== run 1 ==
// bellmanford
module bellmanford (reset, clock, GMAR1, GMDR1, GMAR2, GMDR2, IMAR, IMDR, WMAR1, WMAR2, WMDR1, WMDR2, WMWDR, WMWAR, WMWE, OMAR, OMDR, OMWAR, OMWDR, OMWE, NegCycle, Finish);
For scale: roughly 2400 cells after synthesis, about 560 flip-flops, roughly 790 I/O pins, ~0.025 mm² of cells after synthesis.
clock: 5.0 ns
lec_check: 0
cap_margin: 20
core_margin: 8
core_utilization: 40
gpl_routability_driven: 0
slew_margin: 20
tns_end_percent: 85
run.sh (not shown) runs the stock make flow with config.mk's settings and CLKGATE_MAP_FILE=.
Run 1 completed every stage of the flow, and the final layout passed the timing, DRC and antenna checks.
Relative to run 1, the following input files were edited for run 2:
--- a/flow/config.mk
+++ b/flow/config.mk
@@ -7,0 +8 @@
+export ABC_AREA = 1
@@ -9 +10,4 @@
-export CORE_MARGIN = 8
+export CELL_PAD_IN_SITES_DETAIL_PLACEMENT = 1
+export CELL_PAD_IN_SITES_GLOBAL_PLACEMENT = 3
+export CORE_ASPECT_RATIO = 0.69
+export CORE_MARGIN = 3
@@ -10,0 +15 @@
+export CTS_CLUSTER_SIZE = 57
@@ -12,2 +17,5 @@
-export SLEW_MARGIN = 20
-export TNS_END_PERCENT = 85
+export GPL_TIMING_DRIVEN = 0
+export HOLD_SLACK_MARGIN = 0.2
+export PLACE_DENSITY = 0.61
+export SETUP_SLACK_MARGIN = 1.25
+export SLEW_MARGIN = 35
Run 2 never completed, since it errored out during global placement (3_3_place_gp). Floorplan check, run 2 vs run 1: die outline smaller in run 2. Per the comparison of run 2 with run 1, mux contribution to synthesized area went down by 5.8 points; die height went down by 48 µm; floorplan core density went up by 0.48 points; share of the synthesized netlist area taken by xor and xnor gates went down by 1.8 points. What run 1 reported for synthesized cell count has to be multiplied by 1.3 to get the figure for run 2.
diff inputs: run 2 => run 3
==> flow/config.mk <==
export PLATFORM = sky130hd
export DESIGN_NAME = bellmanford
export DESIGN_NICKNAME = bellmanford
export VERILOG_FILES = /design/flow/design.v
export SDC_FILE = /design/flow/constraint.sdc
export NUM_CORES = 4
export LEC_CHECK = 0
export CAP_MARGIN = 20
export CORE_MARGIN = 8
export CORE_UTILIZATION = 56
export GPL_ROUTABILITY_DRIVEN = 0
export SLEW_MARGIN = 20
export TNS_END_PERCENT = 85
Notes after the runs:
- Every stage of the flow completed for run 3, and the final layout passed the timing, DRC and antenna checks.
- Between run 2 and run 3, the flow reports count of distinct cell types in the synthesized netlist increasing by more than a quarter.
- Delta (run 3 minus run 2): x dimension of the die has decreased, synthesized area has decreased, die size has decreased.
- The area of the core in run 3 is 0.70 times that in run 2.
- Delta(area share of xor/xnor cells in the synthesized design, run 3 - run 2) > 0
- Total cell area reported by yosys after synthesis: run 3 vs run 2 down 960 µm²
- Synthesized cell count shrinks by more than 10% when moving from run 2 to run 3.
- Simple-gate portion of the synthesized area (run 3 over run 2): decrease, 8.1 points
- Part of the Yosys area used for sequential elements (run 3 over run 2): increase, 2.0 points

========
lagoon:
Starting RTL as in the previous note.
==> flow/config.mk <==
export PLATFORM = sky130hd
export DESIGN_NAME = bellmanford
export DESIGN_NICKNAME = bellmanford
export VERILOG_FILES = /design/flow/design.v
export SDC_FILE = /design/flow/constraint.sdc
export NUM_CORES = 4
export LEC_CHECK = 0
export CAP_MARGIN = 20
export CORE_MARGIN = 2
export CORE_UTILIZATION = 68
export SETUP_SLACK_MARGIN = -0.22
export SLEW_MARGIN = 20
==> flow/constraint.sdc <==
create_clock -name core_clock -period 2.52 [get_ports {clock}]
set_input_delay 0.5040 -clock core_clock [delete_from_list [all_inputs] [get_ports {clock}]]
set_output_delay 0.5040 -clock core_clock [all_outputs]
set_load 0.01 [all_outputs]
lagoon never completed, since it errored out during 3_2_place_iop.
The following lists how delta was set up differently from lagoon:
Settings: clearing SETUP_SLACK_MARGIN, which used to be -0.22; swapping 68 for 40 in CORE_UTILIZATION; swapping 2.52 for 5.0 in the clock period (ns, I/O delays scaled along).
### Flow results
Sort lagoon and delta by core area asc -> top: lagoon. lagoon → delta: synthesized cell count comparable; chip height higher; number of cell rows +30%. Compared with lagoon, in delta adder-cell area share of the yosys netlist neither gained nor lost much; die area climbed 68%. delta ended with every stage complete and zero timing, DRC or antenna violations.
Setup changes, delta to indigo
Settings: CORE_UTILIZATION changed from 40 to 72; CORE_MARGIN changed from 2 to 6; CORE_ASPECT_RATIO newly set to 1.09; TNS_END_PERCENT newly set to 85; PLACE_DENSITY_LB_ADDON newly set to 0.25; GPL_ROUTABILITY_DRIVEN newly set to 0; SLEW_MARGIN changed from 20 to 25; HOLD_SLACK_MARGIN newly set to 0.23.
Notes after the runs:
- Flow for indigo halted at 3_2_place_iop, error code PPL-0024.
- Per the comparison of indigo with delta, starting density of the core +33 points; fraction of the yosys area taken by sequential cells ~0 delta; x dimension of the die -25%; count of flip-flops with a built-in enable after synthesis ~0 delta; synthesized cell area ~0 delta.
- Area of the die delta (indigo − delta): favourable
- Summary of indigo over delta: share of flip-flops with an asynchronous set or reset after synthesis held steady, synthesized cell count held steady.
Here is what was changed in the inputs of garnet compared with indigo.
Settings: TNS_END_PERCENT removed (was 85); PLACE_DENSITY_LB_ADDON removed (was 0.25); GPL_ROUTABILITY_DRIVEN removed (was 0); SLEW_MARGIN changed from 25 to 20; HOLD_SLACK_MARGIN removed (was 0.23); CORE_UTILIZATION changed from 72 to 59; CORE_ASPECT_RATIO removed (was 1.09); CORE_MARGIN changed from 6 to 2; the clock period (ns, I/O delays scaled along) changed from 5.0 to 2.52.
==> results <==
garnet terminated abnormally: 3_2_place_iop reported PPL-0024.
indigo: it failed with a tool error in 3_2_place_iop, so there are no final results.
garnet -> indigo: mux contribution to synthesized area delta 0, exact match
Status: number of enable-type register cells in the synthesized netlist parity (indigo, garnet)
Delta (garnet minus indigo): cell count after synthesis held steady; share of synthesized registers carrying an async set or reset stayed essentially flat.
Taking indigo as the reference, in garnet total number of placement rows has increased, placeable core area has increased, starting utilization of the core area has decreased.
garnet vs indigo: horizontal die dimension up
Die: garnet bigger than indigo
Diff garnet..indigo | post-synthesis average cell area | negligible

========
Starting RTL as in the previous note.
clock: 3.43 ns
lec_check: 0
cap_margin: 20
core_margin: 2
core_utilization: 57
cts_cluster_size: 29
slew_margin: 20
The baseline aborted during 3_2_place_iop with PPL-0024.
Edit:
CORE_UTILIZATION = 31   (was 57)
CTS_CLUSTER_SIZE = default   (was 29)
clock period = 6.57 ns   (was 3.43 ns; I/O delays follow)
Now the flow finished clean.
Synthesized cell count is unchanged.
Synthesized area does not change.
Die size is higher by well over a third.
Edit:
CORE_UTILIZATION = 40   (was 31)
clock period = 2.37 ns   (was 6.57 ns; I/O delays follow)
Effect: With this change the flow completed and failed the layout checks on negative setup slack. Power grows to 2.7 times its value. Die area goes down by about a fifth. Synthesized cell count is unchanged.
Edit:
ABC_AREA = 0   (was default)
CORE_ASPECT_RATIO = 0.71   (was default)
CORE_UTILIZATION = 59   (was 40)
CTS_CLUSTER_DIAMETER = 389   (was default)
CTS_CLUSTER_SIZE = 20   (was default)
HOLD_SLACK_MARGIN = -0.02   (was default)
MIN_ROUTING_LAYER = met1   (was default)
SETUP_SLACK_MARGIN = 0.68   (was default)
TNS_END_PERCENT = 30   (was default)
After rerunning: The new run finished but fails on negative setup slack. Clock power decreases by 37%. Synthesized cell count stays the same. Power decreases by 17%.
Edit:
ABC_AREA = default   (was 0)
CORE_ASPECT_RATIO = default   (was 0.71)
CORE_UTILIZATION = 57   (was 59)
CTS_CLUSTER_DIAMETER = default   (was 389)
CTS_CLUSTER_SIZE = 43   (was 20)
HOLD_SLACK_MARGIN = default   (was -0.02)
MIN_ROUTING_LAYER = default   (was met1)
SETUP_SLACK_MARGIN = default   (was 0.68)
TNS_END_PERCENT = default   (was 30)
With this change the flow did not get past 3_2_place_iop with PPL-0024.
Die size came out higher by 3.4%.
Area after synthesis is unchanged.
Synthesized cell count stays the same.

========
bellmanford again, from the RTL that the note above started with.
==> flow/config.mk <==
export PLATFORM = sky130hd
export DESIGN_NAME = bellmanford
export DESIGN_NICKNAME = bellmanford
export VERILOG_FILES = /design/flow/design.v
export SDC_FILE = /design/flow/constraint.sdc
export NUM_CORES = 4
export LEC_CHECK = 0
export CAP_MARGIN = 20
export CORE_MARGIN = 2
export CORE_UTILIZATION = 56
export CTS_CLUSTER_SIZE = 31
export SLEW_MARGIN = 20
export TNS_END_PERCENT = 5
==> flow/constraint.sdc <==
create_clock -name core_clock -period 2.37 [get_ports {clock}]
set_input_delay 0.4740 -clock core_clock [delete_from_list [all_inputs] [get_ports {clock}]]
set_output_delay 0.4740 -clock core_clock [all_outputs]
set_load 0.01 [all_outputs]
The starting point never finished: it broke off in I/O pin placement.
==> next run, changes <==
--- a/flow/config.mk
+++ b/flow/config.mk
@@ -8,6 +8,4 @@
 export CAP_MARGIN = 20
 export CORE_MARGIN = 2
-export CORE_UTILIZATION = 56
-export CTS_CLUSTER_SIZE = 31
+export CORE_UTILIZATION = 40
 export SLEW_MARGIN = 20
-export TNS_END_PERCENT = 5
==> flow/constraint.sdc (replaced) <==
create_clock -name core_clock -period 2.38 [get_ports {clock}]
set_input_delay 0.4760 -clock core_clock [delete_from_list [all_inputs] [get_ports {clock}]]
set_output_delay 0.4760 -clock core_clock [all_outputs]
set_load 0.01 [all_outputs]
This time the run finished but failed the layout checks on negative setup slack.
Die size increases by 39%.
Synthesized cell count is unchanged.
Area after synthesis is unchanged.
==> next run, changes <==
--- a/flow/config.mk
+++ b/flow/config.mk
@@ -8,4 +8,4 @@
 export CAP_MARGIN = 20
 export CORE_MARGIN = 2
-export CORE_UTILIZATION = 40
+export CORE_UTILIZATION = 63
 export SLEW_MARGIN = 20
==> flow/constraint.sdc (replaced) <==
create_clock -name core_clock -period 3.41 [get_ports {clock}]
set_input_delay 0.6820 -clock core_clock [delete_from_list [all_inputs] [get_ports {clock}]]
set_output_delay 0.6820 -clock core_clock [all_outputs]
set_load 0.01 [all_outputs]
Result: The new run failed in I/O pin placement on PPL-0024. Die size goes down by 36%. Synthesized cell count is unchanged. Area after synthesis does not change.
==> next run, changes <==
--- a/flow/config.mk
+++ b/flow/config.mk
@@ -6,6 +6,7 @@
 export NUM_CORES = 4
 export LEC_CHECK = 0
+export ABC_AREA = 1
 export CAP_MARGIN = 20
 export CORE_MARGIN = 2
-export CORE_UTILIZATION = 63
+export CORE_UTILIZATION = 45
 export SLEW_MARGIN = 20
==> flow/constraint.sdc (replaced) <==
create_clock -name core_clock -period 4.14 [get_ports {clock}]
set_input_delay 0.8280 -clock core_clock [delete_from_list [all_inputs] [get_ports {clock}]]
set_output_delay 0.8280 -clock core_clock [all_outputs]
set_load 0.01 [all_outputs]
After rerunning: With this change the flow passed the timing, DRC and antenna checks; die area goes up by about 44%; area after synthesis goes up by 3.8%; synthesized cell count goes up by 32%.
==> next run, changes <==
--- a/flow/config.mk
+++ b/flow/config.mk
@@ -6,7 +6,6 @@
 export NUM_CORES = 4
 export LEC_CHECK = 0
-export ABC_AREA = 1
 export CAP_MARGIN = 20
 export CORE_MARGIN = 2
-export CORE_UTILIZATION = 45
+export CORE_UTILIZATION = 57
 export SLEW_MARGIN = 20
==> flow/constraint.sdc (replaced) <==
create_clock -name core_clock -period 2.37 [get_ports {clock}]
set_input_delay 0.4740 -clock core_clock [delete_from_list [all_inputs] [get_ports {clock}]]
set_output_delay 0.4740 -clock core_clock [all_outputs]
set_load 0.01 [all_outputs]
Outcome: Now the flow failed in I/O pin placement. Die area decreases by 24%. Area after synthesis falls by 3.7%. Synthesized cell count is lower by about 24%.
==> next run, changes <==
--- a/flow/config.mk
+++ b/flow/config.mk
@@ -8,4 +8,6 @@
 export CAP_MARGIN = 20
 export CORE_MARGIN = 2
-export CORE_UTILIZATION = 57
+export CORE_UTILIZATION = 54
+export CTS_CLUSTER_SIZE = 30
+export SETUP_SLACK_MARGIN = -0.19
 export SLEW_MARGIN = 20
Result: The changed run ended with an error in I/O pin placement; die size came out higher by 5.4%; area after synthesis is unchanged; synthesized cell count is unchanged.

========
Starting RTL as in the previous note.
Settings: LEC_CHECK=0, CAP_MARGIN=20, CORE_MARGIN=2, CORE_UTILIZATION=59, SETUP_SLACK_MARGIN=0.87, SLEW_MARGIN=20; clock period 3.46 ns.
The first run died in I/O pin placement (3_2_place_iop).
Edit:
- CORE_UTILIZATION: 59 -> 35
- SETUP_SLACK_MARGIN: 0.87 -> default
- clock period: 3.46 -> 4.27 ns (I/O delays scaled with it)
Outcome: The changed run passed the timing, DRC and antenna checks. Area after synthesis does not change. Die area goes up by 67%. Synthesized cell count does not change.
Edit:
- CORE_UTILIZATION: 35 -> 40
- SETUP_SLACK_MARGIN: default -> 0.65
- clock period: 4.27 -> 2.37 ns (I/O delays scaled with it)
Effect:
- With this change the flow finished but fails on negative setup slack
- die area fell by 12%
- clock-buffer cell count shrinks by 4
- critical path depth went up by 2
Edit:
- CORE_UTILIZATION: 40 -> 56
- SETUP_SLACK_MARGIN: 0.65 -> 0.64
Effect:
- With this change the flow aborted during I/O pin placement (3_2_place_iop), error PPL-0024
- synthesized cell count does not change
- die size drops by 28%
- area after synthesis stays the same

========
## build 82
bellmanford again, from the RTL that the note above started with.
// bellmanford
module bellmanford (reset, clock, GMAR1, GMDR1, GMAR2, GMDR2, IMAR, IMDR, WMAR1, WMAR2, WMDR1, WMDR2, WMWDR, WMWAR, WMWE, OMAR, OMDR, OMWAR, OMWDR, OMWE, NegCycle, Finish);
input clock,reset;
output reg [12:0] GMAR1;
input wire [127:0] GMDR1;
output reg [12:0] GMAR2;
input wire [127:0] GMDR2;
output reg [12:0] IMAR;
input wire [7:0] IMDR;
output reg [12:0] WMAR1;
input wire [127:0] WMDR1;
output reg [12:0] WMAR2;
input wire [127:0] WMDR2;
output reg [12:0] WMWAR;
output reg [127:0] WMWDR;
output reg WMWE;
output wire [12:0] OMAR;
output wire [15:0] OMDR;
assign OMAR = 13'b0;
assign OMDR = 16'b0;
output reg [12:0] OMWAR;
output reg [15:0] OMWDR;
output reg OMWE;
output reg NegCycle;
output reg Finish;
parameter [4:0]  
Init    = 4'b0000,
Init1   = 4'b0001,
Init2   = 4'b0010,
Init3   = 4'b0011,
Upd_S   = 4'b0100,
Upd_D   = 4'b0101, 
BFA1    = 4'b0110,
BFA_Stall1 = 4'b0111,
BFA2    = 4'b1000,
BFA_Stall2    = 4'b1001,
BFA3    = 4'b1010,
BFA_Stall3 = 4'b1011,
BFA4    = 4'b1100,
BFA5    = 4'b1101,
BFA_Stall4 = 4'b1110,
BFA6    = 4'b1111,
OP1     = 5'b10000,
OP_Stall1 = 5'b10001,
OP2     = 5'b10010,
OP3     = 5'b10011,
OP4     = 5'b10100,
OP_Stall2 = 5'b10101,
Refresh1 = 5'b10110,
Refresh2 = 5'b10111,
  ...
Settings: LEC_CHECK=0, CAP_MARGIN=20, CORE_MARGIN=2, CORE_UTILIZATION=59, CTS_CLUSTER_SIZE=14, SETUP_SLACK_MARGIN=0.64, SLEW_MARGIN=20; clock period 2.56 ns.
Build 82 did not finish: a tool error stopped it during I/O pin placement.
Inputs modified between build 82 and build 53:
# build 82
export LEC_CHECK = 0
export CAP_MARGIN = 20
export CORE_MARGIN = 2
export CORE_UTILIZATION = 59
export CTS_CLUSTER_SIZE = 14
export SETUP_SLACK_MARGIN = 0.64
export SLEW_MARGIN = 20
create_clock -name core_clock -period 2.56 [get_ports {clock}]
# build 53
export LEC_CHECK = 0
export CAP_MARGIN = 20
export CORE_MARGIN = 2
export CORE_UTILIZATION = 44
export SLEW_MARGIN = 20
create_clock -name core_clock -period 2.52 [get_ports {clock}]
Notes after the runs:
- Each of build 53 and build 82 falls short of a clean finish.
- Tool error PPL-0024 stopped build 82 during I/O pin placement; no final results.
- From build 82 to build 53 the numbers moved as follows: async set or reset register ratio after synthesis was more or less identical, floorplan utilization went down by 15 points, die footprint went up by 33%.
What build 86 does differently from build 53 at the input level:
# build 53
export LEC_CHECK = 0
export CAP_MARGIN = 20
export CORE_MARGIN = 2
export CORE_UTILIZATION = 44
export SLEW_MARGIN = 20
create_clock -name core_clock -period 2.52 [get_ports {clock}]
# build 86
export LEC_CHECK = 0
export CAP_MARGIN = 20
export CORE_MARGIN = 2
export CORE_UTILIZATION = 40
export SLEW_MARGIN = 20
create_clock -name core_clock -period 4.27 [get_ports {clock}]
No stage failed in build 86, and the final checks on the layout all came back clean.
Build 53 reports its classification of the worst-slack hold path as in -> reg while build 86 reports reg -> reg.
On weighted congestion at the end of routability-driven global placement: build 86 sits below build 53.
Build 86 vs build 53: highest fanout seen on the critical path up
On final worst-path cycle share: between build 86 and build 53, it ends up lower for build 86.
For build 49, these inputs were changed with respect to build 86:
# build 86
export LEC_CHECK = 0
export CAP_MARGIN = 20
export CORE_MARGIN = 2
export CORE_UTILIZATION = 40
export SLEW_MARGIN = 20
create_clock -name core_clock -period 4.27 [get_ports {clock}]
# build 49
export LEC_CHECK = 0
export CAP_MARGIN = 20
export CORE_ASPECT_RATIO = 0.69
export CORE_MARGIN = 7
export CORE_UTILIZATION = 40
export SLEW_MARGIN = 20
create_clock -name core_clock -period 5.0 [get_ports {clock}]
==> results <==
Summary — floorplan-stage core utilization, build 49 relative to build 86: higher, by 0.29 points.
Higher half-perimeter wire length after detailed placement was reported by build 49, not build 86.
Diff build 86 -> build 49 | met2 wire length | down by more than 10%
| clock buffer count | build 49 vs build 86 | 7 higher |
The final net count of build 49 is lower than that of build 86.
Launch point of the critical path: Sub[4]$_SDFFCE_PN0P_ -> build 49, Sub[5]$_SDFFCE_PN0P_ -> build 86
Power figures rest on the tool's default switching activity, not on a simulated workload.
